--- flow/run.sh ---
#!/bin/bash
# the make line also repeats each setting of config.mk as NAME=value (left out here)
make -C /OpenROAD-flow-scripts/flow DESIGN_CONFIG=/design/flow/config.mk WORK_HOME=/design/flow/orfs CLKGATE_MAP_FILE= finish
--- flow/config.mk ---
export PLATFORM = sky130hd
export DESIGN_NAME = Final_AXI_to_APB_Bridge
export DESIGN_NICKNAME = Final_AXI_to_APB_Bridge
export VERILOG_FILES = /design/flow/design.v
export SDC_FILE = /design/flow/constraint.sdc
export NUM_CORES = 4
export LEC_CHECK = 0
export CAP_MARGIN = 0
export CELL_PAD_IN_SITES_DETAIL_PLACEMENT = 2
export CORE_ASPECT_RATIO = 1.58
export CORE_MARGIN = 10
export CORE_UTILIZATION = 30
export GPL_TIMING_DRIVEN = 0
export HOLD_SLACK_MARGIN = -0.08
export MAX_ROUTING_LAYER = met4
export PLACE_DENSITY = 0.56
export SETUP_SLACK_MARGIN = 0.08
export SLEW_MARGIN = 10
export TNS_END_PERCENT = 40
--- flow/constraint.sdc ---
create_clock -name core_clock -period 3.41 [get_ports {ACLK}]
set_input_delay 0.6820 -clock core_clock [delete_from_list [all_inputs] [get_ports {ACLK}]]
set_output_delay 0.6820 -clock core_clock [all_outputs]
set_load 0.01 [all_outputs]
--- flow/design.v ---
module Final_AXI_to_APB_Bridge #(
    parameter AXI_ADDR_WIDTH    = 32,
    parameter AXI_DATA_WIDTH    = 32,
    parameter AXI_MAX_BURST_LEN = 8,
    parameter AXI_BURST_WIDTH   = 2,
    parameter AXI_SIZE_WIDTH    = 3,
    parameter APB_ADDR_WIDTH    = 32,
    parameter APB_DATA_WIDTH    = 32
)(
    input  [AXI_ADDR_WIDTH-1:0]    AWADDR,
    input  [AXI_BURST_WIDTH-1:0]   AWBURST,
    input  [AXI_MAX_BURST_LEN-1:0] AWLEN,
    input                          AWVALID,
    output                         AWREADY,
    input  [AXI_ADDR_WIDTH-1:0]    ARADDR,
    input  [AXI_BURST_WIDTH-1:0]   ARBURST,
    input  [AXI_MAX_BURST_LEN-1:0] ARLEN,
    input                          ARVALID,
    output                         ARREADY,
    input  [AXI_DATA_WIDTH-1:0]    WDATA,
    input                          WVALID,
    input                          WLAST,
    input  [AXI_DATA_WIDTH/8-1:0]  WSTRB,
    output                         WREADY,
    output [AXI_DATA_WIDTH-1:0]    RDATA,
    output [1:0]                   RRESP,
    output                         RVALID,
    output                         RLAST,
    input                          RREADY,
    output [1:0]                   BRESP,
    output                         BVALID,
    input                          BREADY,
    input                          ACLK,
    input                          ARESETn,
    output [APB_ADDR_WIDTH-1:0]    PADDR,
    output                         PWRITE,
    output                         PSEL1,
    output                         PSEL2,
    output                         PSEL3,
    output                         PSEL4,
    output                         PENABLE,
    output [APB_DATA_WIDTH-1:0]    PWDATA,
    input  [APB_DATA_WIDTH-1:0]    PRDATA,
    input                          PREADY
);
    localparam [12:0] IDLE_WRITE        = 13'b0000000000001;
    localparam [12:0] READ_SETUP_M      = 13'b0000000000010;
    localparam [12:0] READ_SETUP_S      = 13'b0000000000100;
    localparam [12:0] READ_ACCESS_S     = 13'b0000000001000;
    localparam [12:0] READ_PREACCESS_M  = 13'b0000000010000;
    localparam [12:0] READ_ACCESS_M     = 13'b0000000100000;
    localparam [12:0] WRITE_SETUP_M     = 13'b0000001000000;
    localparam [12:0] WRITE_PREACCESS_M = 13'b0000010000000;
    localparam [12:0] WRITE_ACCESS_M    = 13'b0000100000000;
    localparam [12:0] WRITE_TERMINATE   = 13'b0001000000000;
    localparam [12:0] WRITE_SETUP_S     = 13'b0010000000000;
    localparam [12:0] WRITE_ACCESS_S    = 13'b0100000000000;
    localparam [12:0] IDLE_READ         = 13'b1000000000000;
    localparam READ_PRIORITY  = 1'b0;
    localparam WRITE_PRIORITY = 1'b1;
    reg  [12:0] current_state_write, next_state_write;
    reg  [12:0] current_state_read,  next_state_read;
    reg         current_arbiter_state, next_arbiter_state;
    reg  [AXI_MAX_BURST_LEN:0] Length_Of_Burst_Subordinate_write, Length_Of_Burst_Subordinate_write_next;
    reg  [AXI_MAX_BURST_LEN:0] Length_Of_Burst_Manager_write,     Length_Of_Burst_Manager_write_next;
    reg  [AXI_ADDR_WIDTH-1:0]  Address_Hold_Reg_write,            Address_Hold_Reg_write_next;
    reg  [AXI_ADDR_WIDTH-1:0]  Memory_Aligner_write,              Memory_Aligner_write_next;
    reg  [AXI_DATA_WIDTH-1:0]  write_buf;         
    reg  [APB_DATA_WIDTH-1:0]  pwdata_q, pwdata_c;
    reg                        wen_q, wen_c;      
    reg  [AXI_MAX_BURST_LEN:0] Length_Of_Burst_Subordinate_read, Length_Of_Burst_Subordinate_read_next;
    reg  [AXI_MAX_BURST_LEN:0] Length_Of_Burst_Manager_read,     Length_Of_Burst_Manager_read_next;
    reg  [AXI_ADDR_WIDTH-1:0]  Address_Hold_Reg_read,            Address_Hold_Reg_read_next;
    reg  [APB_DATA_WIDTH-1:0]  read_buf;          
    reg  [AXI_DATA_WIDTH-1:0]  rdata_q, rdata_c;
    reg                        ren_q, ren_c;      
    reg                        last_q, last_c;
    always @(*) begin
        next_arbiter_state = current_arbiter_state;
        case (current_arbiter_state)
            WRITE_PRIORITY: if (AWVALID && !ARVALID) next_arbiter_state = READ_PRIORITY;
            READ_PRIORITY:  if (ARVALID && !AWVALID) next_arbiter_state = WRITE_PRIORITY;
        endcase
    end
    wire addr_conflict = (AWADDR == ARADDR) ||
                         ((AWADDR <= 50) && (ARADDR <= 50)) ||
                         ((AWADDR >= 51) && (ARADDR >= 51) && (AWADDR <= 10) && (ARADDR <= 100)) ||
                         ((AWADDR >= 101) && (ARADDR >= 101) && (AWADDR <= 150) && (ARADDR <= 150)) ||
                         ((AWADDR >= 151) && (ARADDR >= 151) && (AWADDR <= 200) && (ARADDR <= 200));
    always @(posedge ACLK or negedge ARESETn) begin
        if (!ARESETn) begin
            current_arbiter_state             <= WRITE_PRIORITY;
            current_state_write               <= IDLE_WRITE;
            current_state_read                <= IDLE_READ;
            Length_Of_Burst_Manager_read      <= 0;
            Length_Of_Burst_Subordinate_read  <= 0;
            Length_Of_Burst_Manager_write     <= 0;
            Length_Of_Burst_Subordinate_write <= 0;
            Address_Hold_Reg_write            <= 0;
            Address_Hold_Reg_read             <= 0;
            Memory_Aligner_write              <= 0;
            wen_q                             <= 1'b0;
            ren_q                             <= 1'b0;
            last_q                            <= 1'b0;
        end else begin
            current_arbiter_state <= next_arbiter_state;
            if (current_arbiter_state == WRITE_PRIORITY && addr_conflict)
                current_state_write <= IDLE_WRITE;
            else
                current_state_write <= next_state_write;
            current_state_read                <= next_state_read;
            Length_Of_Burst_Manager_read      <= Length_Of_Burst_Manager_read_next;
            Length_Of_Burst_Subordinate_read  <= Length_Of_Burst_Subordinate_read_next;
            Length_Of_Burst_Manager_write     <= Length_Of_Burst_Manager_write_next;
            Length_Of_Burst_Subordinate_write <= Length_Of_Burst_Subordinate_write_next;
            Address_Hold_Reg_write            <= Address_Hold_Reg_write_next;
            Address_Hold_Reg_read             <= Address_Hold_Reg_read_next;
            Memory_Aligner_write              <= Memory_Aligner_write_next;
            wen_q                             <= wen_c;
            ren_q                             <= ren_c;
            last_q                            <= last_c;
        end
    end
    always @(posedge ACLK) begin
        pwdata_q <= pwdata_c;
        rdata_q  <= rdata_c;
        if (current_state_write == WRITE_ACCESS_M && Length_Of_Burst_Manager_write != 0)
            write_buf <= WDATA;
        if (current_state_read == READ_ACCESS_S && Length_Of_Burst_Subordinate_read != 0)
            read_buf <= PRDATA;
    end
    always @(*) begin
        next_state_write                       = current_state_write;
        Address_Hold_Reg_write_next            = Address_Hold_Reg_write;
        Length_Of_Burst_Manager_write_next     = Length_Of_Burst_Manager_write;
        Length_Of_Burst_Subordinate_write_next = Length_Of_Burst_Subordinate_write;
        Memory_Aligner_write_next              = Memory_Aligner_write;
        pwdata_c                               = pwdata_q;
        wen_c                                  = wen_q;
        case (current_state_write)
            IDLE_WRITE: begin
                pwdata_c                               = 0;
                wen_c                                  = 1'b0;
                Address_Hold_Reg_write_next            = 0;
                Length_Of_Burst_Manager_write_next     = 0;
                Length_Of_Burst_Subordinate_write_next = 0;
                Memory_Aligner_write_next              = 0;
                next_state_write = AWVALID ? WRITE_SETUP_M : IDLE_WRITE;
            end
            WRITE_SETUP_M: begin
                if (AWVALID) begin
                    Address_Hold_Reg_write_next            = AWADDR;
                    Length_Of_Burst_Subordinate_write_next = AWLEN + 1;
                    Length_Of_Burst_Manager_write_next     = AWLEN + 1;
                    Memory_Aligner_write_next              = AWADDR;
                    next_state_write = WRITE_PREACCESS_M;
                end else
                    next_state_write = IDLE_WRITE;
            end
            WRITE_PREACCESS_M: begin
                next_state_write = WVALID ? WRITE_ACCESS_M : WRITE_PREACCESS_M;
            end
            WRITE_ACCESS_M: begin
                if (Length_Of_Burst_Manager_write != 0) begin
                    if (WLAST || Length_Of_Burst_Manager_write == 1)
                        next_state_write = WRITE_TERMINATE;
                    else
                        next_state_write = WRITE_SETUP_S;
                    case (AWBURST)
                        2'b00: Address_Hold_Reg_write_next = AWADDR;
                        2'b01: Address_Hold_Reg_write_next = Address_Hold_Reg_write + 4;
                        2'b10: begin
                            Address_Hold_Reg_write_next = Address_Hold_Reg_write + 4;
                            if (Address_Hold_Reg_write >= AWADDR + AWLEN*4)
                                Address_Hold_Reg_write_next = AWADDR;
                        end
                        default: Address_Hold_Reg_write_next = AWADDR;
                    endcase
                    Length_Of_Burst_Manager_write_next = Length_Of_Burst_Manager_write - 1;
                end else
                    next_state_write = WRITE_TERMINATE;
            end
            WRITE_TERMINATE: begin
                next_state_write = BREADY ? WRITE_SETUP_S : WRITE_TERMINATE;
            end
            WRITE_SETUP_S: begin
                next_state_write = WRITE_ACCESS_S;
                pwdata_c         = write_buf;
                wen_c            = 1'b1;
            end
            WRITE_ACCESS_S: begin
                if (PREADY && Length_Of_Burst_Subordinate_write != 0) begin
                    if (Length_Of_Burst_Subordinate_write == 1)
                        next_state_write = IDLE_WRITE;
                    else
                        next_state_write = WRITE_ACCESS_M;
                    case (AWBURST)
                        2'b01: Memory_Aligner_write_next = Memory_Aligner_write + 4;
                        2'b10: begin
                            Memory_Aligner_write_next = Memory_Aligner_write + 4;
                            if (Memory_Aligner_write >= AWADDR + AWLEN*2)
                                Memory_Aligner_write_next = AWADDR;
                        end
                        default: Memory_Aligner_write_next = Memory_Aligner_write;
                    endcase
                    Length_Of_Burst_Subordinate_write_next = Length_Of_Burst_Subordinate_write - 1;
                end
            end
            default: next_state_write = IDLE_WRITE;
        endcase
    end
    always @(*) begin
        next_state_read                       = current_state_read;
        Address_Hold_Reg_read_next            = Address_Hold_Reg_read;
        Length_Of_Burst_Subordinate_read_next = Length_Of_Burst_Subordinate_read;
        Length_Of_Burst_Manager_read_next     = Length_Of_Burst_Manager_read;
        rdata_c                               = rdata_q;
        ren_c                                 = ren_q;
        last_c                                = last_q;
        case (current_state_read)
            IDLE_READ: begin
                rdata_c                               = 0;
                ren_c                                 = ARVALID;
                last_c                                = 1'b0;
                Address_Hold_Reg_read_next            = 0;
                Length_Of_Burst_Subordinate_read_next = 0;
                Length_Of_Burst_Manager_read_next     = 0;
                next_state_read = ARVALID ? READ_SETUP_M : IDLE_READ;
            end
            READ_SETUP_M: begin
                if (ARVALID) begin
                    Address_Hold_Reg_read_next            = ARADDR;
                    Length_Of_Burst_Subordinate_read_next = ARLEN + 1;
                    Length_Of_Burst_Manager_read_next     = ARLEN + 1;
                    next_state_read = READ_SETUP_S;
                end else
                    next_state_read = IDLE_READ;
            end
            READ_SETUP_S: begin
                next_state_read = PREADY ? READ_ACCESS_S : READ_SETUP_S;
            end
            READ_ACCESS_S: begin
                if (Length_Of_Burst_Subordinate_read != 0) begin
                    case (ARBURST)
                        2'b01: Address_Hold_Reg_read_next = Address_Hold_Reg_read + 4;
                        2'b10: begin
                            Address_Hold_Reg_read_next = Address_Hold_Reg_read + 4;
                            if (Address_Hold_Reg_read >= ARADDR + ARLEN*2)
                                Address_Hold_Reg_read_next = ARADDR;
                        end
                        default: Address_Hold_Reg_read_next = Address_Hold_Reg_read;
                    endcase
                    Length_Of_Burst_Subordinate_read_next = Length_Of_Burst_Subordinate_read - 1;
                    next_state_read = READ_PREACCESS_M;
                end else
                    next_state_read = READ_ACCESS_M;
            end
            READ_PREACCESS_M: begin
                next_state_read = RREADY ? READ_ACCESS_M : READ_PREACCESS_M;
            end
            READ_ACCESS_M: begin
                if (Length_Of_Burst_Manager_read != 0) begin
                    if (Length_Of_Burst_Manager_read == 1) begin
                        last_c          = 1'b1;
                        next_state_read = IDLE_READ;
                    end else
                        next_state_read = READ_ACCESS_S;
                    rdata_c = read_buf;
                    Length_Of_Burst_Manager_read_next = Length_Of_Burst_Manager_read - 1;
                end else
                    next_state_read = IDLE_READ;
            end
            default: next_state_read = IDLE_READ;
        endcase
    end
    wire apb_active = (current_state_read  == READ_SETUP_S)  ||
                      (current_state_read  == READ_ACCESS_M) ||
                      (current_state_read  == READ_ACCESS_S) ||
                      (current_state_write == WRITE_SETUP_S) ||
                      (current_state_write == WRITE_ACCESS_S);
    wire sel_on = !last_c && apb_active;
    wire write_apb = (current_state_write == WRITE_ACCESS_S) || (current_state_write == WRITE_SETUP_S);
    assign ARREADY = (current_state_read == READ_SETUP_M);
    assign PADDR   = ((wen_c || (ren_c && write_apb)) && (current_state_read != READ_ACCESS_M)) ?
                     Memory_Aligner_write : Address_Hold_Reg_read;
    assign PSEL1   = sel_on && ((Address_Hold_Reg_write <= 50) || (Address_Hold_Reg_read <= 50));
    assign PSEL2   = sel_on && ((Address_Hold_Reg_write >= 51  && Address_Hold_Reg_write <= 100) ||
                                (Address_Hold_Reg_read  >= 51  && Address_Hold_Reg_read  <= 100));
    assign PSEL3   = sel_on && ((Address_Hold_Reg_write >= 101 && Address_Hold_Reg_write <= 150) ||
                                (Address_Hold_Reg_read  >= 101 && Address_Hold_Reg_read  <= 150));
    assign PSEL4   = sel_on && ((Address_Hold_Reg_write >= 151 && Address_Hold_Reg_write <= 200) ||
                                (Address_Hold_Reg_read  >= 151 && Address_Hold_Reg_read  <= 200));
    assign PWRITE  = write_apb;
    assign PENABLE = (current_state_read == READ_ACCESS_S) || (current_state_write == WRITE_ACCESS_S);
    assign PWDATA  = pwdata_c;
    assign RDATA   = rdata_c;
    assign RRESP   = last_c ? 2'd0 : 2'd1;
    assign RLAST   = (RRESP != 2'd0) && last_c && RREADY;
    assign RVALID  = (current_state_read == READ_ACCESS_M);
    assign AWREADY = (current_state_write == WRITE_SETUP_M);
    assign WREADY  = (current_state_write == WRITE_ACCESS_M);
    assign BVALID  = (current_state_write == WRITE_TERMINATE);
    assign BRESP   = (current_state_write == WRITE_TERMINATE) ? 2'd0 : 2'd1;
endmodule
==> qor.csv, run 1 <==
stage,metric,value,unit
critical_path,crit_type,in -> reg,
place,portBuffers,244,
final_timing,final.period_utilization,142,%
pwr,swShare,49.5,%
clocking,htreeDepth,1,
pwr,p_seq,6060,uW
synth,ys_chip_area,19000,um2
routing,met3WireLength,11.0,mm
final_timing,grt_setup_unrepaired,true,
routing,top_layer,met4,
synth,synth-main-ff-cell,dfrtp_1,
synth,logic_family,AND-OR/OR-AND gates,
clocking,clk_latency,0.68,ns
final_timing,slew_headroom,16.2,%
critical_path,critPathTopFamily,AND-OR/OR-AND gates,
floorplan,dieHeight,337,um
critical_path,crit_end,Memory_Aligner_write[17]$_DFFE_PN0P_,
layout,final-comb-area,13300,um2
critical_path,critPathMaxFanout,6,
job,tool_warnings,47,
synth,yosysWarnings,1,
critical_path,worstPathArrival,5.36,ns
critical_path,crit_top_cell,buf_12,
layout,fillers,6502,
pwr,combPwrFrac,55.3,%
clocking,clk_pin_slew,0.09,ns
clocking,clk_path_buf_depth,3,
critical_path,slowest_stage,or3_4,
final_timing,fin_ws,-1.42,ns
final_timing,worst_pin_slew,1.26,ns
floorplan,core_region_area,63100,um2
critical_path,r2r_end,Memory_Aligner_write[17]$_DFFE_PN0P_,
global_route,grt.overflow.total,0,
routing,wl_met2,63.9,mm
global_route,grt_pass1_vias,24200,
routing,viasPerCell,6.72,
synth,synthArstFlopShare,53.8,%
pwr,powerDensity,823,nW/um2
global_route,grt_pass1_wl,162,mm
critical_path,cp-startpoint,AWADDR[2],
pwr,peakVddDrop,496,uV
critical_path,crit_chain,buf_12 -> buf_12 -> ha_4 -> a21o_1 -> a21oi_2 -> o21bai_2 -> a31o_4 -> a41oi_4 -> or3_4 -> nor3_4 -> xnor2_1 -> ha_1 -> nand2_2 -> or3_4 -> nor3_4 -> o21ai_4 -> nand4_4 -> buf_12 -> buf_12 -> nor3_4 -> a221o_1,
critical_path,reg2reg_slack,-0.69,ns
synth,synthAoiAreaFrac,20.7,%
synth,edf_count,64,
layout,fin_area,27400,um2
clocking,postCtsHoldBufs,0,
pwr,pwr-share-seq,26.9,%
synth,synth-simple-area-share,20.1,%
critical_path,required,3.94,ns
pwr,clk-power,4000,uW
clocking,cts_sinks,277,
critical_path,r2r_cells,11,
floorplan,num_rows,116,
pwr,pg_comb,12400,uW
synth,synth_top_area_share,19.2,%
routing,wl_per_cell,39.1,um
status,outcome,failed layout checks,
routing,first_pass_iters,6,
pwr,leakage,0.0110,uW
synth,netlist_area,19000,um2
floorplan,fp_util,30.2,%
routing,drc,0,
final_timing,final_hold_viol_count,28,
synth,synth_seq_share,36.4,%
synth,yosys.area.top_type,dfrtp_1,
synth,top_cells_by_count,"nand2_1 (228), dfrtp_1 (146), ha_1 (142), nor2_1 (128), a21oi_1 (108)",
synth,ys_ff,277,
floorplan,die_x,220,um
pwr,clock_power_share,17.8,%
synth,postSynthCellCount,2112,
final_timing,period_needed,4.83,ns
synth,avgSynthCellArea,9.02,um2
global_route,antenna_found_initial,13,
final_timing,finalHoldWorstSlack,-0.0622,ns
synth,top_cell,nand2_1,
routing,drt-met1-wl,44.2,mm
floorplan,ios,273,
global_route,grt_start_max_net_pins,98,
pwr,power.group.top,combinational logic,
pwr,switchingPower,11100,uW
critical_path,r2r_start,Length_Of_Burst_Subordinate_write[0]$_DFFE_PN0P_,
floorplan,die-area,74200,um2
routing,drt_iter0_markers,2266,
critical_path,start_kind,input pin,
place,placed_area,23100,um2
job,maxCapViolations,0,
final_timing,clock_skew,0.0695,ns
routing,drt-total-wl,133,mm
place,hpwlAfterDp,72.9,mm
final_timing,fmax,207,MHz
clocking,root_buffer,clkbuf_16,
final_timing,finalMaxSlewViolations,0,
synth,synthTopCellsByArea,"dfrtp_1 (19%), edfxtp_1 (10%), ha_1 (9.3%)",
pwr,intPower,11400,uW
synth,synth.area.mux_share,2.04,%
critical_path,critPathBufInv,4,
synth,yosysUniqueCellTypes,83,
status,failed_checks,"negative hold slack, negative setup slack",
synth,synthAdderAreaFrac,9.70,%
place,gp_congestion,0.968,
synth,yosysCellCount,2112,
global_route,grtUsageTotal,30.1,%
final_timing,final-setup-viol-count,202,
layout,area_growth,43.6,%
critical_path,end_kind,flop,
layout,layout.nets,2833,
routing,antenna_left,0,
hold_path,hold_path.class,in -> async,
synth,xor_area_share,6.67,%
critical_path,cpPeakStageDelay,0.51,ns
critical_path,path_depth,21,
clocking,cts_tree,built,
clocking,cts_buffers,31,
layout,regArea,6940,um2
routing,vias,22800,
## stage by stage
stage               instances  util [%]  setup TNS (ns)  power, uW  worst slack [ns]
finish                   3393      43.3         -175.67      22500             -1.42
detailed placement       3188      36.6         -309.84      15200             -3.15
global placement         3184      36.4        -1100.27      14400             -5.33
global route             3391      43.3         -185.90      23100             -1.56
CTS                      3330      40.9         -131.32      19900             -1.07
floorplan                2114         -          -69.83      10600            -0.920
## per-layer routing
metal / vias to the layer above / global-route usage [%]
met3: 874 / 5.59
li1: 8752 / -
met2: 1809 / 51.3
met4: 0 / 25.6
met5: - / -
met1: 11400 / 28.9
## timing repair
item	CTS	global route
hold endpoints to repair	0	0
buffers inserted	77	52
resized	362	359
cloned	8	4
setup endpoints to repair	203	217
pin swaps	97	140
## layout make-up
| class | count | area share [%] |
|---|---|---|
| Buffer | 124 | 3.23 |
| Timing Repair Buffer | 383 | 13.8 |
| Multi-Input combinational cell | 1640 | 48.6 |
| Antenna cell | 15 | 0.137 |
| Tap cell | 826 | 3.78 |
| Clock inverter | 23 | 1.11 |
| Clock buffer | 35 | 2.96 |
| Inverter | 70 | 0.974 |
| Sequential cell | 277 | 25.4 |
==> run 2, diff against run 1 <==
CAP_MARGIN = 20   (was 0)
CORE_ASPECT_RATIO = not set   (was 1.58)
CORE_MARGIN = 2   (was 10)
CORE_UTILIZATION = 40   (was 30)
GPL_TIMING_DRIVEN = not set   (was 0)
HOLD_SLACK_MARGIN = not set   (was -0.08)
MAX_ROUTING_LAYER = not set   (was met4)
PLACE_DENSITY = not set   (was 0.56)
SETUP_SLACK_MARGIN = not set   (was 0.08)
SLEW_MARGIN = 40   (was 10)
TNS_END_PERCENT = not set   (was 40)
clock period = 6.0 ns   (was 3.41 ns; I/O delays follow)
==> run 2 against run 1 <==
Against the previous run:
- fails the layout checks on negative setup slack
- non-clock buffer count down 105
- die size down 33%
- routed wire length down 9.5%
- register-to-register slack better by 2.9 ns
==> qor.csv, run 2 <==
stage,metric,value,unit
clocking,cts_tree,built,
synth,top_cell,nand2_1,
synth,edf_count,64,
pwr,power,11900,uW
critical_path,reg2reg_slack,2.23,ns
critical_path,worstPathArrival,7.42,ns
synth,postSynthCellCount,2112,
synth,netlist_area,19000,um2
floorplan,core_region_area,46800,um2
place,gp_congestion,0.923,
synth,yosysWarnings,1,
clocking,clk_path_buf_depth,3,
global_route,grt_start_max_net_pins,75,
layout,area_growth,28.6,%
critical_path,cp-startpoint,AWADDR[1],
pwr,intPower,6100,uW
floorplan,ios,273,
pwr,leakage,0.00991,uW
synth,synth-main-ff-cell,dfrtp_1,
synth,yosysUniqueCellTypes,83,
pwr,clk-power,2300,uW
place,portBuffers,265,
critical_path,cpPeakStageDelay,0.67,ns
synth,synth-simple-area-share,20.1,%
pwr,power.group.top,combinational logic,
critical_path,critPathTopFamily,AND-OR/OR-AND gates,
routing,vias,22600,
global_route,grt_pass1_wl,157,mm
clocking,cts_buffers,35,
global_route,antenna_found_initial,5,
floorplan,die_x,222,um
layout,postLayoutCoreUtil,52.4,%
critical_path,path_depth,22,
status,failed_checks,negative setup slack,
layout,fillers,4782,
critical_path,crit_type,in -> reg,
final_timing,slew_headroom,11.2,%
synth,synth_seq_share,36.4,%
final_timing,final_hold_viol_count,0,
clocking,postCtsHoldBufs,0,
floorplan,die-area,49400,um2
synth,synthAdderAreaFrac,9.70,%
final_timing,clock_skew,0.0482,ns
critical_path,crit_end,Memory_Aligner_write[21]$_DFFE_PN0P_,
final_timing,final-setup-viol-count,96,
critical_path,required,6.53,ns
routing,drc,0,
critical_path,critPathMaxFanout,19,
clocking,clk_pin_slew,0.07,ns
global_route,grt.overflow.total,0,
synth,xor_area_share,6.67,%
job,maxCapViolations,0,
pwr,peakVddDrop,313,uV
critical_path,r2r_start,Address_Hold_Reg_read[5]$_DFFE_PN0P_,
synth,top_cells_by_count,"nand2_1 (228), dfrtp_1 (146), ha_1 (142), nor2_1 (128), a21oi_1 (108)",
critical_path,crit_top_cell,a21oi_1,
pwr,switchingPower,5790,uW
synth,ys_chip_area,19000,um2
final_timing,period_needed,6.89,ns
hold_path,hp-start,rdata_q[13]$_DFF_P_,
hold_path,whs_endpoint,rdata_q[13]$_DFF_P_,
clocking,root_buffer,clkbuf_16,
critical_path,critPathBufInv,3,
synth,synthAoiAreaFrac,20.7,%
final_timing,fin_ws,-0.889,ns
routing,antenna_left,0,
status,outcome,failed layout checks,
critical_path,r2r_cells,8,
job,tool_warnings,42,
clocking,clk_latency,0.62,ns
critical_path,crit_chain,clkdlybuf4s50_1 -> ha_1 -> fa_1 -> a21o_1 -> a21oi_1 -> o21bai_1 -> a21oi_1 -> o21ai_1 -> nand2_2 -> buf_4 -> nor2_1 -> xnor2_1 -> ha_1 -> a21oi_1 -> o21ai_0 -> a221oi_2 -> nor2_1 -> nor2_4 -> nand3_2 -> buf_12 -> o21ai_0 -> a221o_1,
hold_path,hold_path_depth,1,
pwr,p_seq,3490,uW
clocking,htreeDepth,2,
pwr,swShare,48.7,%
synth,synthTopCellsByArea,"dfrtp_1 (19%), edfxtp_1 (10%), ha_1 (9.3%)",
critical_path,start_kind,input pin,
pwr,powerDensity,485,nW/um2
pwr,clock_power_share,19.3,%
routing,first_pass_iters,6,
final_timing,finalMaxSlewViolations,0,
critical_path,r2r_end,Address_Hold_Reg_read[21]$_DFFE_PN0P_,
global_route,grt_pass1_vias,23900,
hold_path,hold_path.class,reg -> reg,
layout,layout.nets,2732,
synth,yosys.area.top_type,dfrtp_1,
synth,yosysCellCount,2112,
floorplan,fp_util,40.7,%
synth,logic_family,AND-OR/OR-AND gates,
clocking,cts_sinks,277,
final_timing,fmax,145,MHz
pwr,pg_comb,6100,uW
synth,synth_top_area_share,19.2,%
floorplan,num_rows,79,
synth,ys_ff,277,
critical_path,slowest_stage,xnor2_1,
routing,wl_per_cell,39.3,um
pwr,pwr-share-seq,29.4,%
floorplan,dieHeight,222,um
synth,synth.area.mux_share,2.04,%
pwr,combPwrFrac,51.3,%
routing,drt-total-wl,120,mm
global_route,grtUsageTotal,41.9,%
synth,avgSynthCellArea,9.02,um2
final_timing,final.period_utilization,115,%
routing,viasPerCell,7.37,
routing,drt_iter0_markers,3027,
critical_path,end_kind,flop,
place,hpwlAfterDp,67.8,mm
synth,synthArstFlopShare,53.8,%
final_timing,worst_pin_slew,1.32,ns
-- run 2: final cells by class --
cell class | count | area, um2 | share of cell area [%]
clock inverter | 18 | 185 | 0.756
multi-input combinational | 1640 | 11600 | 47.2
tap | 607 | 759 | 3.10
antenna | 2 | 5.00 | 0.0204
timing repair buffer | 402 | 3830 | 15.6
sequential | 277 | 6940 | 28.3
clock buffer | 44 | 951 | 3.88
inverter | 70 | 263 | 1.07
-- run 2: per-layer routing --
layer | GRT usage (%) | wire length, um
met1 | 45.4 | 40800
met2 | 70.9 | 54300
met3 | 11.6 | 13100
met4 | 29.6 | 12000
met5 | 0 | 64
-- run 2: stage by stage --
stage | instance area, um2 | instances | setup WS (ns) | setup TNS (ns) | hold WS (ns)
floorplan | 19000 | 2114 | 0.825 | 0 | 0.451
global placement | 23000 | 2988 | -0.124 | -0.321 | 0.452
detailed placement | 23000 | 2988 | -0.429 | -18.80 | 0.453
CTS | 24200 | 3050 | 0.0227 | 0 | 0.478
global route | 24500 | 3058 | -0.850 | -30.24 | 0.485
finish | 24500 | 3060 | -0.889 | -32.68 | 0.478
-- run 2: what timing repair did --
| item | CTS | global route |
|---|---|---|
| cloned | 0 | 2 |
| pin swaps | 0 | 9 |
| buffers inserted | 0 | 5 |
| resized | 3 | 37 |
| setup endpoints to repair | 27 | 93 |
==> run 3, diff against run 2 <==
CELL_PAD_IN_SITES_DETAIL_PLACEMENT = not set   (was 2)
PLACE_DENSITY = 0.6   (was not set)
SETUP_SLACK_MARGIN = 0.57   (was not set)
SLEW_MARGIN = 20   (was 40)
clock period = 5.82 ns   (was 6.0 ns; I/O delays follow)
==> run 3 against run 2 <==
Against the previous run:
- die size did not move
- non-clock buffer count up 30
- largest power group unchanged
- the run now finishes clean
- highest routed layer is now met4
- final cell count rose by 0.85%
==> qor.csv, run 3 <==
stage,metric,value,unit
pwr,intPower,6320,uW
final_timing,final_hold_viol_count,0,
hold_path,whs_endpoint,pwdata_q[18]$_DFF_P_,
critical_path,end_kind,flop,
routing,wl_per_cell,21.4,um
critical_path,reg2reg_slack,2.62,ns
synth,synthArstFlopShare,53.8,%
pwr,switchingPower,4350,uW
job,tool_warnings,43,
floorplan,dieHeight,222,um
final_timing,clock_skew,0.0131,ns
pwr,peakVddDrop,315,uV
global_route,grtUsageTotal,26.1,%
synth,top_cell,nand2_1,
pwr,power,10700,uW
routing,drc,0,
clocking,clk_latency,0.55,ns
pwr,swShare,40.8,%
floorplan,fp_util,40.7,%
place,pre_cts_ws,-0.197,ns
synth,synth-main-ff-cell,dfrtp_1,
critical_path,critPathTopFamily,AND-OR/OR-AND gates,
clocking,postCtsHoldBufs,0,
pwr,combPwrFrac,47.2,%
place,dp.cells,3009,
layout,fin_area,24900,um2
status,outcome,finished clean,
critical_path,slowest_stage,clkdlybuf4s50_1,
layout,fillers,4281,
synth,synth.area.mux_share,2.04,%
floorplan,num_rows,79,
synth,avgSynthCellArea,9.02,um2
critical_path,r2r_cells,8,
synth,yosysWarnings,1,
global_route,grt_pass1_wl,103,mm
job,maxCapViolations,0,
clocking,cts_sinks,277,
synth,edf_count,64,
global_route,grt_pass1_vias,18200,
final_timing,final.period_utilization,87.9,%
global_route,grt_start_max_net_pins,64,
pwr,clk-power,2270,uW
synth,postSynthCellCount,2112,
synth,yosys.area.top_type,dfrtp_1,
clocking,clk_pin_slew,0.06,ns
synth,yosysCellCount,2112,
hold_path,hold_path.class,reg -> reg,
global_route,antenna_found_initial,0,
critical_path,critPathMaxFanout,8,
routing,first_pass_iters,5,
place,portBuffers,265,
layout,layout.nets,2761,
critical_path,critPathBufInv,5,
synth,xor_area_share,6.67,%
synth,synth_top_area_share,19.2,%
synth,synthAdderAreaFrac,9.70,%
critical_path,crit_end,Address_Hold_Reg_write[19]$_DFFE_PN0P_,
clocking,cts_buffers,34,
floorplan,ios,273,
final_timing,finalMaxSlewViolations,0,
final_timing,final-setup-viol-count,0,
critical_path,crit_type,in -> reg,
routing,drt-total-wl,66.1,mm
routing,antenna_left,0,
routing,vias,18300,
final_timing,slew_headroom,24.5,%
routing,drt_iter0_markers,1423,
synth,synthTopCellsByArea,"dfrtp_1 (19%), edfxtp_1 (10%), ha_1 (9.3%)",
critical_path,crit_chain,clkdlybuf4s50_1 -> ha_2 -> fa_2 -> a21o_1 -> a21oi_2 -> o21bai_1 -> a21oi_2 -> o21ai_1 -> buf_4 -> and3_1 -> nand3_1 -> xor2_1 -> ha_1 -> nand4_1 -> nor4_2 -> buf_4 -> a22oi_1 -> nand2_2 -> o41a_1 -> buf_6 -> buf_4 -> a211oi_1 -> a221o_1,
pwr,powerDensity,428,nW/um2
synth,yosysUniqueCellTypes,83,
pwr,p_seq,3370,uW
final_timing,grt_setup_unrepaired,false,
synth,netlist_area,19000,um2
hold_path,hold_path_depth,1,
critical_path,cp-startpoint,AWLEN[0],
critical_path,r2r_end,Address_Hold_Reg_read[6]$_DFFE_PN0P_,
layout,area_growth,31.0,%
routing,diodes,0,
clocking,htreeDepth,2,
final_timing,worst_pin_slew,1.13,ns
critical_path,worstPathArrival,5.60,ns
synth,ys_chip_area,19000,um2
final_timing,fin_ws,0.703,ns
critical_path,cpPeakStageDelay,0.44,ns
final_timing,period_needed,5.12,ns
critical_path,crit_top_cell,buf_4,
synth,top_cells_by_count,"nand2_1 (228), dfrtp_1 (146), ha_1 (142), nor2_1 (128), a21oi_1 (108)",
place,placed_area,23200,um2
pwr,pwr-share-seq,31.6,%
hold_path,hp-start,pwdata_q[18]$_DFF_P_,
synth,ys_ff,277,
pwr,clock_power_share,21.2,%
global_route,grt.overflow.total,0,
routing,viasPerCell,5.92,
synth,synth_seq_share,36.4,%
place,hpwlAfterDp,48.4,mm
critical_path,start_kind,input pin,
synth,synth-simple-area-share,20.1,%
layout,instances_no_fill,3086,
pwr,leakage,0.0102,uW
clocking,root_buffer,clkbuf_16,
pwr,pg_comb,5040,uW
floorplan,die_x,222,um
clocking,clk_path_buf_depth,3,
critical_path,path_depth,23,
layout,postLayoutCoreUtil,53.3,%
floorplan,die-area,49400,um2
final_timing,fmax,195,MHz
floorplan,core_region_area,46800,um2
synth,logic_family,AND-OR/OR-AND gates,
pwr,power.group.top,combinational logic,
place,gp_congestion,0.912,
critical_path,required,6.30,ns
clocking,cts_tree,built,
critical_path,r2r_start,current_state_read[5]$_DFF_PN0_,
synth,synthAoiAreaFrac,20.7,%
==> run 3: final cells by class <==
class / instances / area (um2) / area share (%)
Tap cell: 607 / 759 / 3.05
Multi-Input combinational cell: 1640 / 11700 / 46.9
Clock buffer: 43 / 935 / 3.75
Clock inverter: 17 / 239 / 0.958
Inverter: 70 / 263 / 1.05
Timing Repair Buffer: 432 / 4120 / 16.5
Sequential cell: 277 / 6940 / 27.8
==> run 3: metrics by stage <==
stage                     setup TNS, ns  hold slack [ns]
after floorplan                       0            0.451
after global placement            -1.30            0.452
after detailed placement          -3.14            0.451
after CTS                             0            0.470
after global routing                  0            0.484
final                                 0            0.467
==> run 3: per-layer routing <==
| layer | vias to the layer above | wire [um] | track usage, % |
|---|---|---|---|
| li1 | 8601 | - | - |
| met1 | 8853 | 27900 | 33.5 |
| met2 | 692 | 30900 | 43.1 |
| met3 | 129 | 5240 | 6.25 |
| met4 | 0 | 2090 | 9.07 |
| met5 | - | 0 | 0 |
==> run 3: what timing repair did <==
item	4_1_cts	5_1_grt
buffers inserted	1	12
resized	11	74
endpoints found under the setup margin	60	96
pin swaps	4	31
cloned	0	4
==> run 4, diff against run 3 <==
CORE_UTILIZATION = 67   (was 40)
CTS_CLUSTER_DIAMETER = 242   (was not set)
CTS_CLUSTER_SIZE = 30   (was not set)
MAX_ROUTING_LAYER = met4   (was not set)
SETUP_SLACK_MARGIN = 0.96   (was 0.57)
clock period = 3.23 ns   (was 5.82 ns; I/O delays follow)
==> run 4 against run 3 <==
Against the previous run:
- die size fell by 40%
- the flow now stops in clock tree synthesis (4_1_cts)
- area after synthesis did not move
- synthesized cell count did not move
==> qor.csv, run 4 <==
stage,metric,value,unit
synth,synthTopCellsByArea,"dfrtp_1 (19%), edfxtp_1 (10%), ha_1 (9.3%)",
floorplan,ios,273,
synth,yosys.area.top_type,dfrtp_1,
synth,synth-main-ff-cell,dfrtp_1,
synth,synth-simple-area-share,20.1,%
synth,yosysUniqueCellTypes,83,
synth,avgSynthCellArea,9.02,um2
synth,synth_seq_share,36.4,%
place,portBuffers,265,
synth,synthAoiAreaFrac,20.7,%
status,first-error,"[ERROR DPL-0038] Utilization greater than 100%, impossible to legalize",
floorplan,num_rows,61,
floorplan,core_region_area,27900,um2
synth,synth_top_area_share,19.2,%
floorplan,fp_util,68.3,%
place,gp_congestion,1.06,
floorplan,die_x,173,um
synth,netlist_area,19000,um2
place,placed_area,24800,um2
synth,ys_chip_area,19000,um2
floorplan,dieHeight,173,um
place,dp.cells,2939,
synth,yosysWarnings,1,
synth,postSynthCellCount,2112,
place,pre_cts_ws,-1.83,ns
synth,yosysCellCount,2112,
place,hpwlAfterDp,53.4,mm
status,outcome,did not finish,
synth,top_cell,nand2_1,
synth,xor_area_share,6.67,%
synth,synthAdderAreaFrac,9.70,%
synth,ys_ff,277,
synth,edf_count,64,
synth,top_cells_by_count,"nand2_1 (228), dfrtp_1 (146), ha_1 (142), nor2_1 (128), a21oi_1 (108)",
synth,synthArstFlopShare,53.8,%
synth,synth.area.mux_share,2.04,%
status,haltStage,clock tree synthesis (4_1_cts),
floorplan,die-area,29800,um2
synth,logic_family,AND-OR/OR-AND gates,
[run 4: per-stage QoR]
| stage | setup TNS, ns | util [%] | hold slack, ns |
|---|---|---|---|
| global placement | -152.21 | 88.9 | 0.452 |
| floorplan | -81.97 | - | 0.350 |
| detailed placement | -169.29 | 88.9 | 0.456 |
==> run 5, diff against run 4 <==
CORE_UTILIZATION = 69   (was 67)
CTS_CLUSTER_DIAMETER = not set   (was 242)
CTS_CLUSTER_SIZE = 40   (was 30)
MAX_ROUTING_LAYER = not set   (was met4)
PLACE_DENSITY = not set   (was 0.6)
PLACE_DENSITY_LB_ADDON = 0.27   (was not set)
SETUP_SLACK_MARGIN = not set   (was 0.96)
clock period = 4.8 ns   (was 3.23 ns; I/O delays follow)
==> run 5 against run 4 <==
Against the previous run:
- synthesized cell count did not move
- area after synthesis did not move
- die size fell by 2.8%
- the run fails in global routing (5_1_grt)
==> qor.csv, run 5 <==
stage,metric,value,unit
synth,avgSynthCellArea,9.02,um2
synth,xor_area_share,6.67,%
status,first-error,[ERROR GRT-0232] Routing congestion too high. Check the congestion heatmap in the GUI.,
clocking,cts_sinks,277,
floorplan,dieHeight,170,um
synth,synth_top_area_share,19.2,%
clocking,root_buffer,clkbuf_16,
clocking,clk_path_buf_depth,3,
synth,synth.area.mux_share,2.04,%
synth,logic_family,AND-OR/OR-AND gates,
floorplan,ios,273,
place,hpwlAfterDp,51.3,mm
clocking,cts_buffers,29,
status,outcome,did not finish,
global_route,grtUsageTotal,83.5,%
synth,yosysWarnings,1,
place,portBuffers,265,
floorplan,die_x,170,um
place,placed_area,23400,um2
synth,netlist_area,19000,um2
synth,yosys.area.top_type,dfrtp_1,
synth,yosysUniqueCellTypes,83,
floorplan,die-area,28900,um2
clocking,htreeDepth,1,
floorplan,core_region_area,27000,um2
synth,yosysCellCount,2112,
place,gp_congestion,1.05,
synth,synthAoiAreaFrac,20.7,%
synth,top_cell,nand2_1,
place,dp.cells,2813,
synth,synth_seq_share,36.4,%
synth,edf_count,64,
synth,ys_chip_area,19000,um2
floorplan,fp_util,70.5,%
place,pre_cts_ws,-0.980,ns
synth,synthAdderAreaFrac,9.70,%
synth,synthArstFlopShare,53.8,%
synth,synth-simple-area-share,20.1,%
floorplan,num_rows,60,
synth,postSynthCellCount,2112,
synth,synthTopCellsByArea,"dfrtp_1 (19%), edfxtp_1 (10%), ha_1 (9.3%)",
synth,top_cells_by_count,"nand2_1 (228), dfrtp_1 (146), ha_1 (142), nor2_1 (128), a21oi_1 (108)",
global_route,grt.overflow.total,372,
synth,synth-main-ff-cell,dfrtp_1,
clocking,postCtsHoldBufs,0,
status,haltStage,global routing (5_1_grt),
synth,ys_ff,277,
run 5: through the flow:
| step | TNS (ns) | utilization (%) |
|---|---|---|
| detailed placement | -73.25 | 86.6 |
| CTS | -0.00672 | 91.7 |
| floorplan | -0.00411 | - |
| global placement | -57.12 | 86.6 |
run 5: layer usage:
layer	overflow	global-route usage, %
met1	20	81.0
met4	161	88.8
met5	1	47.1
met2	166	97.8
met3	24	70.0
run 5: what timing repair did:
action	in CTS
pin swaps	18
gates resized	58
setup endpoints to repair	131
gates cloned	4
setup buffers	8
==> run 6, diff against run 5 <==
ABC_AREA = 1   (was not set)
CORE_UTILIZATION = 58   (was 69)
CTS_CLUSTER_SIZE = not set   (was 40)
MAX_ROUTING_LAYER = met4   (was not set)
PLACE_DENSITY = 0.6   (was not set)
PLACE_DENSITY_LB_ADDON = not set   (was 0.27)
SETUP_SLACK_MARGIN = 1.0   (was not set)
clock period = 3.42 ns   (was 4.8 ns; I/O delays follow)
==> run 6 against run 5 <==
Against the previous run:
- the flow again stops in global routing (5_1_grt)
- die size rose by 37%
- area after synthesis rose by 16%
- synthesized cell count rose by 49%
==> qor.csv, run 6 <==
stage,metric,value,unit
status,outcome,did not finish,
status,haltStage,global routing (5_1_grt),
status,first-error,[ERROR GRT-0232] Routing congestion too high. Check the congestion heatmap in the GUI.,
global_route,grt.overflow.total,1490,
synth,ys_chip_area,22100,um2
synth,synth_seq_share,31.4,%
place,gp_congestion,1.02,
synth,xor_area_share,7.19,%
place,dp.cells,4139,
floorplan,num_rows,71,
clocking,cts_sinks,277,
synth,synthAdderAreaFrac,8.37,%
clocking,cts_buffers,31,
synth,ys_ff,277,
synth,yosysCellCount,3146,
synth,netlist_area,22100,um2
clocking,postCtsHoldBufs,0,
global_route,grtUsageTotal,97.3,%
synth,top_cell,nand2_1,
floorplan,core_region_area,37600,um2
synth,logic_family,simple AND/OR/NAND/NOR gates,
synth,synth_top_area_share,16.6,%
synth,yosys.area.top_type,dfrtp_1,
floorplan,die_x,199,um
synth,avgSynthCellArea,7.01,um2
place,hpwlAfterDp,63.6,mm
clocking,clk_path_buf_depth,3,
synth,synthTopCellsByArea,"dfrtp_1 (17%), nand2_1 (13%), edfxtp_1 (8.7%)",
place,placed_area,27800,um2
place,portBuffers,265,
synth,top_cells_by_count,"nand2_1 (779), inv_1 (358), nor2_1 (263), a21oi_1 (245), nand3_1 (204)",
clocking,htreeDepth,1,
synth,synth-simple-area-share,30.1,%
synth,synth.area.mux_share,0,%
floorplan,die-area,39600,um2
clocking,root_buffer,clkbuf_16,
synth,yosysWarnings,1,
synth,yosysUniqueCellTypes,65,
synth,synthArstFlopShare,53.8,%
place,pre_cts_ws,-1.60,ns
floorplan,dieHeight,199,um
synth,postSynthCellCount,3146,
synth,synth-main-ff-cell,dfrtp_1,
floorplan,ios,273,
synth,edf_count,64,
floorplan,fp_util,58.7,%
synth,synthAoiAreaFrac,13.0,%
run 6: what timing repair did:
| action | in CTS |
|---|---|
| gates cloned | 26 |
| pin swaps | 147 |
| resized | 893 |
| setup buffers | 161 |
| endpoints found under the setup margin | 211 |
run 6: through the flow:
step / TNS [ns] / utilization, %
after CTS: -22.24 / 85.8
after detailed placement: -134.90 / 74.1
after global placement: -124.82 / 74.1
after floorplan: -9.73 / -
run 6: per-layer routing:
metal,overflow,track usage (%)
met3,190,89.1
met1,147,91.9
met5,-,-
met2,769,107
met4,384,103
==> run 7, diff against run 6 <==
CORE_UTILIZATION = 72   (was 58)
CTS_CLUSTER_DIAMETER = 360   (was not set)
CTS_CLUSTER_SIZE = 98   (was not set)
MAX_ROUTING_LAYER = not set   (was met4)
SETUP_SLACK_MARGIN = not set   (was 1.0)
TNS_END_PERCENT = 5   (was not set)
clock period = 3.54 ns   (was 3.42 ns; I/O delays follow)
==> run 7 against run 6 <==
Against the previous run:
- synthesized cell count unchanged
- die size is 19% lower
- the flow again stops in global routing (5_1_grt)
- area after synthesis did not move
==> qor.csv, run 7 <==
stage,metric,value,unit
status,outcome,did not finish,
status,haltStage,global routing (5_1_grt),
status,first-error,[ERROR GRT-0232] Routing congestion too high. Check the congestion heatmap in the GUI.,
floorplan,die-area,32100,um2
synth,yosysCellCount,3146,
synth,xor_area_share,7.19,%
synth,ys_chip_area,22100,um2
synth,synthAdderAreaFrac,8.37,%
place,pre_cts_ws,-1.45,ns
floorplan,core_region_area,30300,um2
floorplan,num_rows,64,
synth,logic_family,simple AND/OR/NAND/NOR gates,
place,gp_congestion,1.11,
clocking,clk_path_buf_depth,3,
synth,synth_seq_share,31.4,%
clocking,root_buffer,clkbuf_16,
synth,synth.area.mux_share,0,%
clocking,htreeDepth,1,
synth,synth_top_area_share,16.6,%
synth,synth-main-ff-cell,dfrtp_1,
synth,top_cell,nand2_1,
synth,yosysWarnings,1,
synth,top_cells_by_count,"nand2_1 (779), inv_1 (358), nor2_1 (263), a21oi_1 (245), nand3_1 (204)",
synth,synthArstFlopShare,53.8,%
synth,synthTopCellsByArea,"dfrtp_1 (17%), nand2_1 (13%), edfxtp_1 (8.7%)",
synth,netlist_area,22100,um2
synth,synthAoiAreaFrac,13.0,%
synth,edf_count,64,
synth,synth-simple-area-share,30.1,%
clocking,cts_sinks,277,
floorplan,dieHeight,179,um
synth,postSynthCellCount,3146,
floorplan,ios,273,
floorplan,die_x,179,um
synth,yosys.area.top_type,dfrtp_1,
clocking,cts_buffers,6,
place,hpwlAfterDp,62.0,mm
global_route,grtUsageTotal,95.0,%
synth,yosysUniqueCellTypes,65,
floorplan,fp_util,72.7,%
place,portBuffers,265,
global_route,grt.overflow.total,867,
synth,ys_ff,277,
synth,avgSynthCellArea,7.01,um2
clocking,postCtsHoldBufs,0,
## run 7: through the flow
step / instances / area [um2] / util [%] / hold WS, ns / setup TNS, ns
2_1_floorplan: 3148 / 22200 / - / 0.412 / -5.96
3_3_place_gp: 3987 / 27000 / 89.1 / 0.442 / -98.99
3_5_place_dp: 3987 / 27000 / 89.1 / 0.450 / -120.74
4_1_cts: 4023 / 28100 / 92.5 / 0.0627 / -8.16
## run 7: layer usage
| metal | overflow | track usage (%) |
|---|---|---|
| met1 | 46 | 90.9 |
| met2 | 464 | 106 |
| met3 | 82 | 85.9 |
| met4 | 269 | 103 |
| met5 | 6 | 69.2 |
## run 7: what timing repair did
item,CTS
endpoints found under the hold margin,0
buffers inserted,19
endpoints found under the setup margin,165
cloned,9
pin swaps,63
gates resized,318
==> run 8, diff against run 7 <==
ABC_AREA = not set   (was 1)
CELL_PAD_IN_SITES_DETAIL_PLACEMENT = 2   (was not set)
CELL_PAD_IN_SITES_GLOBAL_PLACEMENT = 3   (was not set)
CORE_ASPECT_RATIO = 0.5   (was not set)
CORE_MARGIN = 3   (was 2)
CORE_UTILIZATION = 41   (was 72)
CTS_CLUSTER_DIAMETER = not set   (was 360)
CTS_CLUSTER_SIZE = not set   (was 98)
GPL_TIMING_DRIVEN = 0   (was not set)
MIN_ROUTING_LAYER = met2   (was not set)
PLACE_DENSITY = not set   (was 0.6)
SLEW_MARGIN = 30   (was 20)
TNS_END_PERCENT = not set   (was 5)
clock period = 6.75 ns   (was 3.54 ns; I/O delays follow)
==> run 8 against run 7 <==
Against the previous run:
- now fails the layout checks on negative setup slack
- die size is 54% higher
- synthesized cell count is 33% lower
- area after synthesis is 14% lower
==> qor.csv, run 8 <==
stage,metric,value,unit
pwr,clk-power,1920,uW
synth,synthAdderAreaFrac,9.70,%
job,tool_warnings,46,
floorplan,num_rows,55,
synth,ys_ff,277,
layout,fillers,4869,
synth,xor_area_share,6.67,%
clocking,htreeDepth,1,
clocking,clk_pin_slew,0.07,ns
final_timing,slew_headroom,27.3,%
synth,edf_count,64,
floorplan,core_region_area,45600,um2
clocking,root_buffer,clkbuf_16,
synth,synth-simple-area-share,20.1,%
hold_path,hold_path.class,reg -> reg,
layout,final-comb-area,11500,um2
final_timing,final.period_utilization,100,%
place,hpwlAfterDp,65.6,mm
global_route,grt_pass1_wl,143,mm
layout,instances_no_fill,3055,
pwr,peakVddDrop,239,uV
final_timing,final_hold_viol_count,0,
pwr,pg_comb,5040,uW
clocking,clk_path_buf_depth,3,
job,maxCapViolations,0,
global_route,grt_start_max_net_pins,66,
final_timing,final-setup-viol-count,3,
clocking,cts_buffers,29,
synth,yosysUniqueCellTypes,83,
floorplan,die_x,311,um
pwr,clock_power_share,19.3,%
synth,yosys.area.top_type,dfrtp_1,
critical_path,crit_chain,clkdlybuf4s50_1 -> and3_1 -> and3_1 -> and3_1 -> and3_1 -> and3_1 -> clkbuf_1 -> nand3_1 -> nor2_1 -> xnor2_1 -> ha_1 -> nand4_1 -> or4_4 -> o32ai_2 -> a21oi_1 -> o31ai_4 -> buf_4 -> nand2_1 -> nand4_1,
status,outcome,failed layout checks,
floorplan,die-area,49200,um2
final_timing,clock_skew,0.0184,ns
synth,yosysWarnings,1,
synth,netlist_area,19000,um2
synth,postSynthCellCount,2112,
place,gp_congestion,0.985,
synth,synth.area.mux_share,2.04,%
final_timing,finalHoldWorstSlack,0.478,ns
pwr,powerDensity,421,nW/um2
critical_path,crit_type,in -> reg,
final_timing,worst_pin_slew,1.09,ns
synth,synth-main-ff-cell,dfrtp_1,
critical_path,r2r_end,Length_Of_Burst_Manager_write[3]$_DFFE_PN0P_,
routing,viasPerCell,8.90,
layout,area_growth,24.4,%
clocking,cts_sinks,277,
pwr,intPower,5250,uW
routing,drt-total-wl,96.5,mm
clocking,cts_tree,built,
synth,synthAoiAreaFrac,20.7,%
clocking,postCtsHoldBufs,0,
final_timing,fin_ws,-0.0282,ns
final_timing,fmax,148,MHz
global_route,grtUsageTotal,58.5,%
critical_path,start_kind,input pin,
critical_path,r2r_cells,10,
pwr,switchingPower,4730,uW
routing,drt_iter0_markers,6411,
clocking,clk_latency,0.65,ns
routing,wl_per_cell,31.6,um
final_timing,finalMaxSlewViolations,0,
floorplan,dieHeight,158,um
critical_path,path_depth,19,
synth,avgSynthCellArea,9.02,um2
pwr,swShare,47.4,%
global_route,antenna_found_initial,0,
synth,ys_chip_area,19000,um2
routing,antenna_left,0,
place,portBuffers,244,
routing,vias,27200,
critical_path,critPathBufInv,3,
final_timing,period_needed,6.78,ns
pwr,power,9980,uW
pwr,power.group.top,combinational logic,
synth,synthTopCellsByArea,"dfrtp_1 (19%), edfxtp_1 (10%), ha_1 (9.3%)",
synth,synth_top_area_share,19.2,%
critical_path,cp-startpoint,ARADDR[12],
critical_path,slowest_stage,clkdlybuf4s50_1,
critical_path,end_kind,flop,
pwr,pwr-share-seq,30.2,%
pwr,leakage,0.00945,uW
synth,logic_family,AND-OR/OR-AND gates,
routing,drc,0,
hold_path,hp-start,pwdata_q[2]$_DFF_P_,
critical_path,critPathMaxFanout,10,
critical_path,reg2reg_slack,2.90,ns
routing,first_pass_iters,11,
status,failed_checks,negative setup slack,
critical_path,required,7.32,ns
synth,top_cells_by_count,"nand2_1 (228), dfrtp_1 (146), ha_1 (142), nor2_1 (128), a21oi_1 (108)",
critical_path,crit_top_cell,and3_1,
pwr,combPwrFrac,50.5,%
critical_path,crit_end,Address_Hold_Reg_read[19]$_DFFE_PN0P_,
critical_path,worstPathArrival,7.34,ns
synth,yosysCellCount,2112,
layout,layout.nets,2703,
critical_path,r2r_start,Length_Of_Burst_Manager_write[0]$_DFFE_PN0P_,
hold_path,whs_endpoint,pwdata_q[2]$_DFF_P_,
floorplan,ios,273,
pwr,p_seq,3010,uW
global_route,grt_pass1_vias,31900,
global_route,grt.overflow.total,0,
critical_path,cpPeakStageDelay,0.80,ns
synth,top_cell,nand2_1,
synth,synth_seq_share,36.4,%
hold_path,hold_path_depth,1,
place,pre_cts_ws,-0.958,ns
layout,regArea,6940,um2
synth,synthArstFlopShare,53.8,%
place,dp.cells,2991,
critical_path,critPathTopFamily,simple AND/OR/NAND/NOR gates,
floorplan,fp_util,41.8,%
run 8: metal layers:
metal	up-vias	GRT usage, %	routed length [um]
met4	66	22.5	12900
met3	1446	70.6	37600
met5	-	27.7	1640
met1	8610	-	0
li1	8410	-	-
met2	8666	69.0	44400
run 8: per-stage QoR:
step           utilization, %   TNS, ns  cell area (um2)
2_1_floorplan               -         0            19000
3_5_place_dp             49.3    -34.46            22500
4_1_cts                  51.6         0            23500
3_3_place_gp             48.9   -417.03            22300
5_1_grt                  52.0  -0.00941            23700
6_report                 52.0   -0.0495            23700
run 8: final cells by class:
class	count	area share [%]
multi-input combinational	1640	48.4
inverter	70	1.11
clock inverter	17	0.966
tap	627	3.31
antenna	8	0.0845
sequential	277	29.3
timing repair buffer	254	11.2
buffer	125	2.42
clock buffer	37	3.32
run 8: timing repair:
action,4_1_cts,5_1_grt
pin swaps,1,0
setup buffers,1,0
resized,8,30
endpoints found under the setup margin,32,73
hold endpoints to repair,0,0
==> run 9, diff against run 8 <==
CELL_PAD_IN_SITES_DETAIL_PLACEMENT = not set   (was 2)
CELL_PAD_IN_SITES_GLOBAL_PLACEMENT = not set   (was 3)
CORE_ASPECT_RATIO = 1.01   (was 0.5)
CORE_MARGIN = 2   (was 3)
CORE_UTILIZATION = 71   (was 41)
CTS_CLUSTER_SIZE = 45   (was not set)
GPL_TIMING_DRIVEN = not set   (was 0)
MAX_ROUTING_LAYER = met4   (was not set)
MIN_ROUTING_LAYER = not set   (was met2)
PLACE_DENSITY = 0.65   (was not set)
SETUP_SLACK_MARGIN = 0.08   (was not set)
SLEW_MARGIN = 35   (was 30)
TNS_END_PERCENT = 25   (was not set)
clock period = 4.95 ns   (was 6.75 ns; I/O delays follow)
==> run 9 against run 8 <==
Against the previous run:
- the flow now stops in global routing (5_1_grt)
- synthesized cell count unchanged
- area after synthesis unchanged
- die size down 43%
==> qor.csv, run 9 <==
stage,metric,value,unit
place,gp_congestion,1.04,
global_route,grt.overflow.total,63,
synth,synth.area.mux_share,2.04,%
synth,netlist_area,19000,um2
synth,synthTopCellsByArea,"dfrtp_1 (19%), edfxtp_1 (10%), ha_1 (9.3%)",
synth,yosysUniqueCellTypes,83,
synth,logic_family,AND-OR/OR-AND gates,
clocking,cts_sinks,277,
synth,edf_count,64,
floorplan,fp_util,71.9,%
status,first-error,[ERROR GRT-0116] Global routing finished with congestion. Check the congestion regions in the DRC Viewer.,
status,haltStage,global routing (5_1_grt),
synth,synth-main-ff-cell,dfrtp_1,
synth,yosys.area.top_type,dfrtp_1,
floorplan,dieHeight,169,um
synth,synth_top_area_share,19.2,%
synth,synth_seq_share,36.4,%
status,outcome,did not finish,
global_route,grtUsageTotal,75.5,%
synth,xor_area_share,6.67,%
clocking,postCtsHoldBufs,0,
floorplan,die-area,28100,um2
synth,synthAdderAreaFrac,9.70,%
synth,ys_ff,277,
synth,top_cell,nand2_1,
clocking,root_buffer,clkbuf_16,
synth,ys_chip_area,19000,um2
synth,yosysCellCount,2112,
clocking,clk_path_buf_depth,3,
clocking,htreeDepth,1,
synth,synthArstFlopShare,53.8,%
synth,postSynthCellCount,2112,
synth,yosysWarnings,1,
synth,avgSynthCellArea,9.02,um2
place,dp.cells,2802,
place,placed_area,23300,um2
clocking,cts_buffers,30,
floorplan,core_region_area,26500,um2
synth,top_cells_by_count,"nand2_1 (228), dfrtp_1 (146), ha_1 (142), nor2_1 (128), a21oi_1 (108)",
synth,synthAoiAreaFrac,20.7,%
floorplan,ios,273,
floorplan,num_rows,60,
place,hpwlAfterDp,49.5,mm
synth,synth-simple-area-share,20.1,%
floorplan,die_x,167,um
place,portBuffers,265,
run 9: repair_timing:
action                     in CTS
setup buffers                  12
resized                        81
setup endpoints to repair      96
cloned                          4
pin swaps                      35
run 9: metrics by stage:
step | setup WS, ns | hold slack [ns] | TNS (ns)
after CTS | 0.0417 | 0.353 | 0
after detailed placement | -0.846 | 0.455 | -64.13
after global placement | -0.633 | 0.452 | -46.88
after floorplan | 0.0705 | 0.451 | 0
run 9: routing by layer:
layer  GRT overflow  track usage [%]
met2             25             95.7
met4             35             74.8
met5              -                -
met1              1             73.6
met3              2             52.3
==> run 10, diff against run 9 <==
CELL_PAD_IN_SITES_DETAIL_PLACEMENT = 1   (was not set)
CORE_ASPECT_RATIO = not set   (was 1.01)
CORE_UTILIZATION = 16   (was 71)
CTS_CLUSTER_DIAMETER = 303   (was not set)
CTS_CLUSTER_SIZE = not set   (was 45)
GPL_ROUTABILITY_DRIVEN = 1   (was not set)
GPL_TIMING_DRIVEN = 1   (was not set)
MAX_ROUTING_LAYER = not set   (was met4)
PLACE_DENSITY = not set   (was 0.65)
SETUP_SLACK_MARGIN = 0.02   (was 0.08)
SLEW_MARGIN = 20   (was 35)
TNS_END_PERCENT = not set   (was 25)
clock period = 8.7 ns   (was 4.95 ns; I/O delays follow)
==> run 10 against run 9 <==
Against the previous run:
- the run now finishes clean
- area after synthesis unchanged
- synthesized cell count unchanged
- die size rose to 4.3 times the previous value
==> qor.csv, run 10 <==
stage,metric,value,unit
status,outcome,finished clean,
final_timing,slew_headroom,28.7,%
critical_path,start_kind,input pin,
floorplan,ios,273,
final_timing,fmax,136,MHz
hold_path,hp-start,pwdata_q[28]$_DFF_P_,
pwr,combPwrFrac,46.7,%
pwr,pg_comb,3340,uW
floorplan,dieHeight,349,um
critical_path,cpPeakStageDelay,0.64,ns
hold_path,whs_endpoint,pwdata_q[28]$_DFF_P_,
global_route,grt_start_max_net_pins,58,
global_route,grtUsageTotal,12.4,%
synth,yosys.area.top_type,dfrtp_1,
synth,ys_ff,277,
critical_path,critPathMaxFanout,25,
critical_path,crit_end,Address_Hold_Reg_read[30]$_DFFE_PN0P_,
routing,first_pass_iters,6,
final_timing,finalMaxSlewViolations,0,
critical_path,crit_chain,clkdlybuf4s50_1 -> ha_1 -> fa_1 -> a21o_1 -> a21oi_1 -> o21bai_1 -> a21oi_1 -> o21ai_0 -> and2_1 -> nand3_1 -> xor2_1 -> ha_1 -> a21oi_1 -> o21ai_0 -> a221oi_1 -> o32ai_1 -> a211oi_2 -> buf_4 -> nand2_1 -> or4_1 -> nand3_1,
synth,synth-simple-area-share,20.1,%
clocking,clk_latency,0.56,ns
floorplan,core_region_area,118000,um2
pwr,clk-power,1510,uW
final_timing,final.period_utilization,84.6,%
floorplan,die_x,349,um
clocking,post_cts_resize_count,0,
place,gp_congestion,0.891,
critical_path,r2r_cells,10,
pwr,peakVddDrop,151,uV
layout,postLayoutCoreUtil,20.8,%
routing,drt_iter0_markers,1431,
floorplan,num_rows,126,
clocking,cts_tree,built,
synth,synth_seq_share,36.4,%
synth,edf_count,64,
clocking,cts_buffers,35,
synth,yosysCellCount,2112,
pwr,power.group.top,combinational logic,
critical_path,critPathBufInv,2,
clocking,htreeDepth,2,
pwr,clock_power_share,21.2,%
pwr,switchingPower,3030,uW
layout,layout.nets,2628,
synth,top_cells_by_count,"nand2_1 (228), dfrtp_1 (146), ha_1 (142), nor2_1 (128), a21oi_1 (108)",
place,hpwlAfterDp,59.7,mm
synth,synth.area.mux_share,2.04,%
final_timing,final-setup-viol-count,0,
hold_path,hold_path_depth,1,
pwr,leakage,0.00932,uW
place,placed_area,23400,um2
critical_path,required,9.18,ns
pwr,powerDensity,290,nW/um2
critical_path,end_kind,flop,
critical_path,crit_top_cell,a21oi_1,
final_timing,setup_tns,0,ns
critical_path,path_depth,21,
synth,synth_top_area_share,19.2,%
layout,area_growth,29.2,%
synth,yosysWarnings,1,
routing,antenna_left,0,
global_route,grt.overflow.total,0,
synth,logic_family,AND-OR/OR-AND gates,
global_route,antenna_found_initial,26,
routing,viasPerCell,4.73,
critical_path,critPathTopFamily,AND-OR/OR-AND gates,
final_timing,grt_setup_unrepaired,false,
job,tool_warnings,42,
critical_path,slowest_stage,or4_1,
routing,drt-total-wl,78.6,mm
clocking,clk_pin_slew,0.06,ns
synth,synth-main-ff-cell,dfrtp_1,
final_timing,period_needed,7.36,ns
clocking,postCtsHoldBufs,0,
synth,yosysUniqueCellTypes,83,
floorplan,die-area,122000,um2
place,portBuffers,265,
hold_path,hold_path.class,reg -> reg,
pwr,p_seq,2290,uW
synth,xor_area_share,6.67,%
synth,ys_chip_area,19000,um2
global_route,grt_pass1_vias,18700,
critical_path,cp-startpoint,ARADDR[1],
critical_path,r2r_start,Address_Hold_Reg_read[2]$_DFFE_PN0P_,
critical_path,worstPathArrival,7.85,ns
final_timing,clock_skew,0.0187,ns
synth,postSynthCellCount,2112,
pwr,pwr-share-seq,32.1,%
critical_path,crit_type,in -> reg,
synth,avgSynthCellArea,9.02,um2
pwr,power,7140,uW
job,maxCapViolations,0,
routing,drc,0,
synth,synthAdderAreaFrac,9.70,%
routing,wl_per_cell,20.2,um
clocking,postCtsSetupBuffers,0,
critical_path,r2r_end,Address_Hold_Reg_read[30]$_DFFE_PN0P_,
pwr,intPower,4120,uW
pwr,swShare,42.4,%
final_timing,final_hold_viol_count,0,
clocking,clk_path_buf_depth,3,
clocking,root_buffer,clkbuf_16,
final_timing,worst_pin_slew,1.07,ns
global_route,grt_pass1_wl,118,mm
synth,synthArstFlopShare,53.8,%
synth,netlist_area,19000,um2
floorplan,fp_util,16.1,%
routing,vias,18400,
clocking,cts_sinks,277,
critical_path,reg2reg_slack,4.77,ns
layout,fin_area,24600,um2
synth,synthTopCellsByArea,"dfrtp_1 (19%), edfxtp_1 (10%), ha_1 (9.3%)",
synth,synthAoiAreaFrac,20.7,%
synth,top_cell,nand2_1,
-- run 10: final cells by class --
class                   instances  area (um2)
repair buffers                298        2900
inverters                      70         263
clock inverters                18         214
flip-flops and latches        277        6940
fillers                     13700       93500
clock buffers                  45         973
well taps                    1536        1920
multi-input cells            1640       11400
diodes                          5        12.5
-- run 10: layer usage --
| layer | wire [um] | vias to the layer above | GRT usage [%] | share of wire, % |
|---|---|---|---|---|
| met3 | 7480 | 133 | 3.25 | 9.5 |
| met5 | 202 | - | 0 | 0.26 |
| met4 | 1780 | 32 | 3.13 | 2.3 |
| met2 | 36400 | 657 | 20.2 | 46 |
| li1 | - | 8346 | - | - |
| met1 | 32800 | 9214 | 16.4 | 42 |
-- run 10: through the flow --
stage | hold WS (ns) | cells | worst slack [ns]
2_1_floorplan | 0.451 | 2114 | 2.98
3_3_place_gp | 0.452 | 3821 | 0.879
3_5_place_dp | 0.455 | 3821 | 0.818
4_1_cts | 0.474 | 3884 | 1.38
5_1_grt | 0.489 | 3888 | 1.01
6_report | 0.472 | 3889 | 1.34
Power and IR drop assume default switching activity.
